==> flow/design.v (excerpt) <==
module PWM_duty_cycle (
    input clk,            
    input rst,            
    input pwm_in,         
    output reg [7:0] duty_cycle   
);
clock: 40.6 ns
lec_check: 0
abc_area: 1
cap_margin: 20
cell_pad_in_sites_detail_placement: 0
cell_pad_in_sites_global_placement: 0
core_margin: 2
core_utilization: 69
cts_cluster_size: 43
min_routing_layer: met1
place_density_lb_addon: 0.29
setup_slack_margin: 4.86
slew_margin: 20
run.sh (not shown) runs the stock make flow with config.mk's settings and CLKGATE_MAP_FILE=.
The baseline died in 3_5_place_dp.
Edit:
--- a/flow/config.mk
+++ b/flow/config.mk
@@ -8 +7,0 @@
-export ABC_AREA = 1
@@ -13 +12 @@
-export CORE_UTILIZATION = 69
+export CORE_UTILIZATION = 24
@@ -16,2 +15,2 @@
-export PLACE_DENSITY_LB_ADDON = 0.29
-export SETUP_SLACK_MARGIN = 4.86
+export PLACE_DENSITY_LB_ADDON = 0.09
+export SETUP_SLACK_MARGIN = 0.82
@@ -18,0 +18 @@
+export TNS_END_PERCENT = 5
==> flow/constraint.sdc (replaced) <==
create_clock -name core_clock -period 62.0 [get_ports {clk}]
set_input_delay 12.4000 -clock core_clock [delete_from_list [all_inputs] [get_ports {clk}]]
set_output_delay 12.4000 -clock core_clock [all_outputs]
set_load 0.01 [all_outputs]
The new run ran to the end with violations: negative setup slack; synthesized cell count went down by 21%; synthesized area is lower by 5.4%; die area rose to 2.7 times its value.
Edit:
--- a/flow/config.mk
+++ b/flow/config.mk
@@ -12 +12 @@
-export CORE_UTILIZATION = 24
+export CORE_UTILIZATION = 72
@@ -13,0 +14 @@
+export MAX_ROUTING_LAYER = met4
@@ -15 +16 @@
-export PLACE_DENSITY_LB_ADDON = 0.09
+export PLACE_DENSITY = 0.67
@@ -18 +18,0 @@
-export TNS_END_PERCENT = 5
==> flow/constraint.sdc (replaced) <==
create_clock -name core_clock -period 86.4 [get_ports {clk}]
set_input_delay 17.2800 -clock core_clock [delete_from_list [all_inputs] [get_ports {clk}]]
set_output_delay 17.2800 -clock core_clock [all_outputs]
set_load 0.01 [all_outputs]
- The changed run produced a layout that fails on max-capacitance violations, max-slew violations, negative setup slack
- critical path depth goes down by 28
- clock-buffer cell count stays the same
- setup slack gets better by 18 ns
- via count goes up by 2.2%
- synthesized cell count stays the same
- utilization goes up by 49 points
- first-iteration DRC count goes up to 3.1 times its value
- clock skew goes down by 0.014 ns
- die area goes down by 66%
Edit:
==> flow/config.mk (replaced) <==
export PLATFORM = sky130hd
export DESIGN_NAME = PWM_duty_cycle
export DESIGN_NICKNAME = PWM_duty_cycle
export VERILOG_FILES = /design/flow/design.v
export SDC_FILE = /design/flow/constraint.sdc
export NUM_CORES = 4
export LEC_CHECK = 0
export CAP_MARGIN = 20
export CORE_MARGIN = 2
export CORE_UTILIZATION = 65
export MAX_ROUTING_LAYER = met4
export SLEW_MARGIN = 20
==> flow/constraint.sdc (replaced) <==
create_clock -name core_clock -period 84.0 [get_ports {clk}]
set_input_delay 16.8000 -clock core_clock [delete_from_list [all_inputs] [get_ports {clk}]]
set_output_delay 16.8000 -clock core_clock [all_outputs]
set_load 0.01 [all_outputs]
The new run completed, yet does not pass: negative setup slack.
Maximum frequency climbs by 3.9%.
Clock skew is about the same.
Design area climbs by 1.5%.
Die size climbs by 11%.
Synthesized area stays the same.
Final cell count climbs by 3.2%.
Wire length drops by 7.1%.
Count of clock-buffer cells in the layout stays the same.

* * *

PWM_duty_cycle again, from the RTL that the note above started with.
export LEC_CHECK = 0
export ABC_AREA = 1
export CAP_MARGIN = 10
export CORE_MARGIN = 2
export CORE_UTILIZATION = 71
export CTS_CLUSTER_DIAMETER = 342
export CTS_CLUSTER_SIZE = 34
export HOLD_SLACK_MARGIN = -0.1
export MAX_ROUTING_LAYER = met4
export PLACE_DENSITY = 0.63
export SLEW_MARGIN = 20
create_clock -name core_clock -period 61.4 [get_ports {clk}]
The first run did not get past global routing (5_1_grt) on GRT-0232.
Next try:
ABC_AREA = default   (was 1)
CAP_MARGIN = 20   (was 10)
CORE_UTILIZATION = 40   (was 71)
CTS_CLUSTER_DIAMETER = default   (was 342)
CTS_CLUSTER_SIZE = default   (was 34)
HOLD_SLACK_MARGIN = default   (was -0.1)
MAX_ROUTING_LAYER = default   (was met4)
PLACE_DENSITY = default   (was 0.63)
clock period = 110.0 ns   (was 61.4 ns; I/O delays follow)
This time the run went through all stages and came out clean.
Synthesized cell count drops by about a fifth.
Die size climbs by well over a third.
Synthesized area drops by a few percent.
Next try:
CORE_ASPECT_RATIO = 0.5   (was default)
CORE_UTILIZATION = 32   (was 40)
CTS_CLUSTER_DIAMETER = 248   (was default)
CTS_CLUSTER_SIZE = 10   (was default)
PLACE_DENSITY_LB_ADDON = 0.05   (was default)
TNS_END_PERCENT = 10   (was default)
Result: The changed run finished with timing, DRC and antenna clean; utilization drops by 7.7 points; design area rises by about 1.4%; die size rose by about 25%.
Next try:
CORE_ASPECT_RATIO = default   (was 0.5)
CORE_UTILIZATION = 63   (was 32)
CTS_CLUSTER_DIAMETER = default   (was 248)
CTS_CLUSTER_SIZE = default   (was 10)
PLACE_DENSITY_LB_ADDON = default   (was 0.05)
TNS_END_PERCENT = default   (was 10)
clock period = 111.0 ns   (was 110.0 ns; I/O delays follow)
Effect: The new run finished clean. Area after synthesis does not change. Wire length falls by 13%. Maximum frequency came out lower by 1.1%. Global-route usage increases by 16 points. Design area is lower by 3.3%. Synthesized cell count does not change. Critical path depth falls by 1. First-iteration DRC count increases by 34%. Final cell count decreases by 12%. Utilization grows by 31 points.
Next try:
CORE_ASPECT_RATIO = 0.5   (was default)
CORE_UTILIZATION = 40   (was 63)
PLACE_DENSITY_LB_ADDON = 0.05   (was default)
TNS_END_PERCENT = 10   (was default)
clock period = 110.0 ns   (was 111.0 ns; I/O delays follow)
Setup slack got worse by 110 ps.
Register-to-register slack got worse by 110 ps.
Global-route usage decreases by 12 points.
First-iteration DRC count shrinks by about a fifth.
Routed wire length went up by roughly a tenth.
Final cell count is higher by a little under a tenth.

* * *

Setup of wip/lagoon:
Starting RTL as in the previous note.
make LEC_CHECK=0 ABC_AREA=1 CAP_MARGIN=20 CORE_ASPECT_RATIO=0.93 CORE_MARGIN=2 CORE_UTILIZATION=72 CTS_CLUSTER_SIZE=10 PLACE_DENSITY=0.38 SLEW_MARGIN=20 TNS_END_PERCENT=10 finish   # period 65.2 ns
[flow] wip/lagoon | stages: complete | final checks: fail | reason: setup timing
### wip/lagoon -> wip/delta
Settings: clearing CORE_ASPECT_RATIO, which used to be 0.93; swapping 10 for 72 in CTS_CLUSTER_SIZE; clearing PLACE_DENSITY, which used to be 0.38; swapping 72 for 69 in CORE_UTILIZATION; clearing TNS_END_PERCENT, which used to be 10; swapping 65.2 for 46.2 in the clock period (ns, I/O delays scaled along).
Results
- wip/delta failed in detailed placement (3_5_place_dp) with DPL-0038.
- wip/lagoon → wip/delta: number of top-level design ports essentially unchanged; post-synthesis cell count from yosys saw little to no change; core utilization at floorplan lost 3.0 points.
- Against wip/lagoon, final weighted congestion in routability-driven placement in wip/delta rose slightly.
- Number of rows in the core area in wip/delta is 5.9% higher than in wip/lagoon
- Compared to wip/lagoon, wip/delta was floorplanned on a bigger die.
Modified inputs, wip/onyx compared to wip/delta
Settings: ABC_AREA: 1 -> unset; CORE_UTILIZATION: 69 -> 40; CTS_CLUSTER_SIZE: 72 -> unset; the clock period (ns, I/O delays scaled along): 46.2 -> 104.0.
==> comparison <==
Both conditions hold for wip/onyx: the flow ran to the end and the final layout passed the timing, DRC and antenna checks.
Die size: wip/onyx exceeds wip/delta
Delta (wip/onyx minus wip/delta): number of cell rows higher, synthesized chip area reported by yosys moved down, height of the chip now larger, distinct cell type count of the synthesized netlist grew by about 120%.
On wip/onyx: global placement routability congestion is about 10% lower than what wip/delta gave.
Taking wip/delta as the reference, in wip/onyx width of the die higher; post-synthesis compound-gate area fraction increased by 16 points relative to the old numbers.
The final reports for wip/onyx and wip/delta show summed instance area of the synthesized netlist lower in the former.
Initial cell density of the core ends up higher on wip/delta.
wip/delta -> wip/onyx: synthesized cell count decreased by more than 10%
Modified inputs, wip/ember compared to wip/onyx
Settings: setting HOLD_SLACK_MARGIN to -0.1 for the first time; changing CORE_UTILIZATION from 40 to 70; setting CTS_CLUSTER_DIAMETER to 351 for the first time; setting MAX_ROUTING_LAYER to met4 for the first time; changing the clock period (ns, I/O delays scaled along) from 104.0 to 84.0.
- Complete run, failing final checks: wip/ember, reason capacitance limit, slew limit, setup timing.
- wip/ember and wip/onyx ended up with roughly the same number of buffers added to fix hold violations after cts.
- Changes observed in wip/ember relative to wip/onyx: area taken by flip-flops and latches ~0 delta, post-placement cell area went up about 9%.
- In terms of logic depth of the worst path, buffers included, wip/ember and wip/onyx differ only marginally.
- Comparing worst hold slack for wip/onyx and wip/ember, the smaller number came from wip/onyx.
- wip/ember vs wip/onyx: number of antenna violations at the first check in global routing up in wip/ember
- wip/ember reports a higher peak clock frequency supported by timing than wip/onyx does.

* * *

== alpha ==
PWM_duty_cycle again, from the RTL that the note above started with.
make LEC_CHECK=0 ABC_AREA=1 CAP_MARGIN=20 CORE_MARGIN=2 CORE_UTILIZATION=72 CTS_CLUSTER_DIAMETER=371 CTS_CLUSTER_SIZE=100 PLACE_DENSITY=0.43 SLEW_MARGIN=20 TNS_END_PERCENT=10 finish   # period 50.0 ns
alpha is listed as incomplete: the tool reported an error in detailed placement (3_5_place_dp) and the run ended there.
## Diff of input files: beta against alpha
-- flow/config.mk --
<<< alpha, line 12
export CTS_CLUSTER_DIAMETER = 371
export CTS_CLUSTER_SIZE = 100
export PLACE_DENSITY = 0.43
>>> beta, line 12
<<< alpha, line 16
export TNS_END_PERCENT = 10
>>> beta, line 13
==> flow/constraint.sdc <==
create_clock -name core_clock -period 111.0 [get_ports {clk}]
set_input_delay 22.2000 -clock core_clock [delete_from_list [all_inputs] [get_ports {clk}]]
set_output_delay 22.2000 -clock core_clock [all_outputs]
set_load 0.01 [all_outputs]
--- outcome ---
Across alpha and beta, a clean result was obtained everywhere but in alpha. Number of rows created at floorplan: alpha vs beta — no meaningful difference. Reported for beta and alpha, number of distinct library cells after synthesis turned out identical to the last digit. As far as area enclosed by the die boundary goes, beta and alpha are indistinguishable; the numbers are identical. beta has final weighted congestion in routability-driven placement below what alpha had. On yosys cell count, beta and alpha are basically level.
## Diff of input files: gamma against beta
-- flow/config.mk --
<<< beta, line 12
>>> gamma, line 12
export CTS_CLUSTER_DIAMETER = 255
export CTS_CLUSTER_SIZE = 98
export PLACE_DENSITY = 0.38
<<< beta, line 13
>>> gamma, line 16
export TNS_END_PERCENT = 10
==> flow/constraint.sdc <==
create_clock -name core_clock -period 65.2 [get_ports {clk}]
set_input_delay 13.0400 -clock core_clock [delete_from_list [all_inputs] [get_ports {clk}]]
set_output_delay 13.0400 -clock core_clock [all_outputs]
set_load 0.01 [all_outputs]
### Flow results
- gamma completed end to end; final checks failed (negative setup slack).
- beta completed every stage of the flow, and the final layout passed the timing, DRC and antenna checks.
- For highest achievable clock rate, dividing the value from beta by the value from gamma gives 0.78.
- Global routing met2 resource utilization: gamma > beta
- For the number of buffers other than clock buffers in the final layout, gamma came in about 1000% higher than beta did.
- Cmp beta and gamma / final worst slack / lower: gamma
